Setup of main:
==> flow/design.v (excerpt) <==
module lascon_top #(
    parameter int LASCON_VARIANT = 0
)(
    input  logic                                clk,
    input  logic                                rst,
    input  logic [2:0]                          mode_i,      
    input  logic [31:0]                         xof_len_i,   
    input  logic                                start_i,     
    input  logic                                abort_i,     
    output logic                                busy_o,      
    output logic                                done_o,      
    output logic                                tag_fail_o,  
    input  logic [63:0]                         s_axis_tdata,   
    input  logic [7:0]                          s_axis_tkeep,   
    input  logic [3:0]                          s_axis_tuser,   
    input  logic                                s_axis_tlast,   
    input  logic                                s_axis_tvalid,  
    output logic                                s_axis_tready,  
    output logic [63:0]                         m_axis_tdata,   
    output logic [7:0]                          m_axis_tkeep,   
    output logic [3:0]                          m_axis_tuser,   
    output logic                                m_axis_tlast,   
    output logic                                m_axis_tvalid,  
    input  logic                                m_axis_tready   
);
    logic           is_aead_mode;
    assign is_aead_mode = (mode_i == lascon_pkg::MODE_AEAD_ENC) || (mode_i == lascon_pkg::MODE_AEAD_DEC);
    logic           core_start_perm_i;
    logic           core_round_config_i;
    logic   [2:0]   core_word_sel_i;
    lascon_pkg::ascon_word_t    core_data_i;
    logic           core_write_en_i;
    lascon_pkg::ascon_word_t    core_data_o;
    logic           core_ready_o;
    lascon_pkg::data_sel_t      core_in_data_sel;
    logic           aead_write_en, hash_write_en;
  ...
Size: roughly 5,800 cells after synthesis, ~200 I/O pins.
Settings: LEC_CHECK=0, ABC_AREA=0, CAP_MARGIN=30, CELL_PAD_IN_SITES_GLOBAL_PLACEMENT=3, CORE_ASPECT_RATIO=1.87, CORE_MARGIN=6, CORE_UTILIZATION=17, CTS_CLUSTER_SIZE=81, MAX_ROUTING_LAYER=met5, PLACE_DENSITY_LB_ADDON=0.23, SETUP_SLACK_MARGIN=0.3, SLEW_MARGIN=20, TNS_END_PERCENT=10; clock period 7.75 ns.
run.sh (not shown) runs the stock make flow with config.mk's settings and CLKGATE_MAP_FILE=.
No stage failed in main, and the final checks on the layout all came back clean.
Here is what was changed in the inputs of the feature branch compared with main.
==> flow/config.mk <==
export PLATFORM = sky130hd
export DESIGN_NAME = lascon_top
export DESIGN_NICKNAME = lascon_top
export VERILOG_FILES = /design/flow/design.v
export SDC_FILE = /design/flow/constraint.sdc
export NUM_CORES = 4
export LEC_CHECK = 0
export ABC_AREA = 1
export CAP_MARGIN = 20
export CORE_MARGIN = 2
export CORE_UTILIZATION = 57
export CTS_CLUSTER_SIZE = 94
export SETUP_SLACK_MARGIN = 0.3
export SLEW_MARGIN = 20
==> flow/constraint.sdc <==
create_clock -name core_clock -period 3.83 [get_ports {clk}]
set_input_delay 0.7660 -clock core_clock [delete_from_list [all_inputs] [get_ports {clk}]]
set_output_delay 0.7660 -clock core_clock [all_outputs]
set_load 0.01 [all_outputs]
Results
Number of antenna repair diodes in the feature branch is 1 below main. Re non-clock buffer count: the feature branch and main aren't equal, and the lower value belongs to main. The feature branch against main: net count reported at finish went up, critical path depth has increased. The feature branch vs. main: wire length of the first global-routing pass went down, number of well taps went down. The run with more routed wire is main, not the feature branch. The feature branch had finished all stages when the layout checks came back failing, citing setup timing.

========
try-zinc:
lascon_top again, from the RTL that the note above started with.
// lascon_top
module lascon_top #(
    parameter int LASCON_VARIANT = 0
)(
    input  logic                                clk,
    input  logic                                rst,
    input  logic [2:0]                          mode_i,      
    input  logic [31:0]                         xof_len_i,   
    input  logic                                start_i,     
    input  logic                                abort_i,     
    output logic                                busy_o,      
    output logic                                done_o,      
    output logic                                tag_fail_o,  
    input  logic [63:0]                         s_axis_tdata,   
    input  logic [7:0]                          s_axis_tkeep,   
    input  logic [3:0]                          s_axis_tuser,   
    input  logic                                s_axis_tlast,   
    input  logic                                s_axis_tvalid,  
    output logic                                s_axis_tready,  
    output logic [63:0]                         m_axis_tdata,   
    output logic [7:0]                          m_axis_tkeep,   
    output logic [3:0]                          m_axis_tuser,   
    output logic                                m_axis_tlast,   
    output logic                                m_axis_tvalid,  
    input  logic                                m_axis_tready   
);
clock: 5.04 ns
lec_check: 0
cap_margin: 20
core_margin: 2
core_utilization: 63
cts_cluster_diameter: 26
cts_cluster_size: 35
setup_slack_margin: 1.5
slew_margin: 20
The log for try-zinc ends in 5_1_grt with error GRT-0116, so the run never completed.
#### Input delta (try-yarrow over try-zinc)
- swapping 63 for 59 in CORE_UTILIZATION
- clearing CTS_CLUSTER_DIAMETER, which used to be 26
- clearing SETUP_SLACK_MARGIN, which used to be 1.5
- clearing CTS_CLUSTER_SIZE, which used to be 35
- swapping 5.04 for 3.78 in the clock period (ns, I/O delays scaled along)
## What came out
try-yarrow did not make it past 5_1_grt, where a tool error ended it.
As far as number of cells produced by synthesis goes, try-yarrow and try-zinc are indistinguishable; the numbers are identical.
Summary of try-yarrow over try-zinc: area after synthesis roughly the same, total setup buffers inserted after CTS dropped about 23%, placement row count increased by about 3% relative to the old numbers, vertical die dimension now larger.
Final weighted congestion of routability-driven global placement, try-zinc and try-yarrow, lower one = try-zinc.
Diff try-zinc -> try-yarrow: number of buffers inserted during clock tree synthesis now smaller, H-tree depth moved down, die area moved up, HPWL after detailed placement +15 mm.
Relative to try-yarrow, the following input files were edited for try-ember:
- CORE_UTILIZATION changed from 59 to 40
- SETUP_SLACK_MARGIN newly set to 0.3
- the clock period (ns, I/O delays scaled along) changed from 3.78 to 6.76
[summary]
try-ember closes out successfully: all stages finished, all timing, DRC and antenna checks passed. try-ember vs. try-yarrow: initial core utilization fell 19 points; post-cts repair resize count lower; number of CTS-inserted buffers now larger.
### try-ember -> try-lagoon
- CORE_UTILIZATION: 40 -> 59
- CTS_CLUSTER_SIZE: unset -> 96
- CTS_CLUSTER_DIAMETER: unset -> 247
- the clock period (ns, I/O delays scaled along): 6.76 -> 4.35
[summary]
- Status(try-lagoon) = ERROR, stage = 5_1_grt
- Chip width: lower on try-lagoon
- try-ember → try-lagoon: worst slack at placement shows a reduction of 1.39 ns, number of rows in the core area has decreased, area after detailed placement rose 3900 um2, number of instances resized during post-cts repair climbed 794.
- The post-placement cell count in try-lagoon was lower than what try-ember gave.
- try-lagoon vs. try-ember: total die size saw a decrease, cell area after synthesis did not really move, placeable core region went down, number of buffers created by CTS dropped 63, level count of the clock H-tree moved down.
The following lists how try-nickel was set up differently from try-lagoon:
- a change of CORE_UTILIZATION from 59 to 16
- a deleted CTS_CLUSTER_DIAMETER that had been 247
- a deleted CTS_CLUSTER_SIZE that had been 96
- a change of the clock period (ns, I/O delays scaled along) from 4.35 to 6.76
Notes after the runs:
try-nickel: weighted congestion at the end of routability-driven global placement is 0.20 lower than what try-lagoon reported. On try-nickel: H-tree depth is 2 higher than what try-lagoon gave. There was hardly any difference in synthesized cell count between try-nickel and try-lagoon. try-nickel -> try-lagoon: cell area after technology mapping flat. try-nickel was carried through to the last stage, and its layout satisfied the timing, DRC and antenna checks. Number of cells upsized or downsized after cts went down by more than half going from try-lagoon to try-nickel. Measured against each other, try-nickel and try-lagoon differ in starting density of the core, the higher figure coming from try-lagoon.
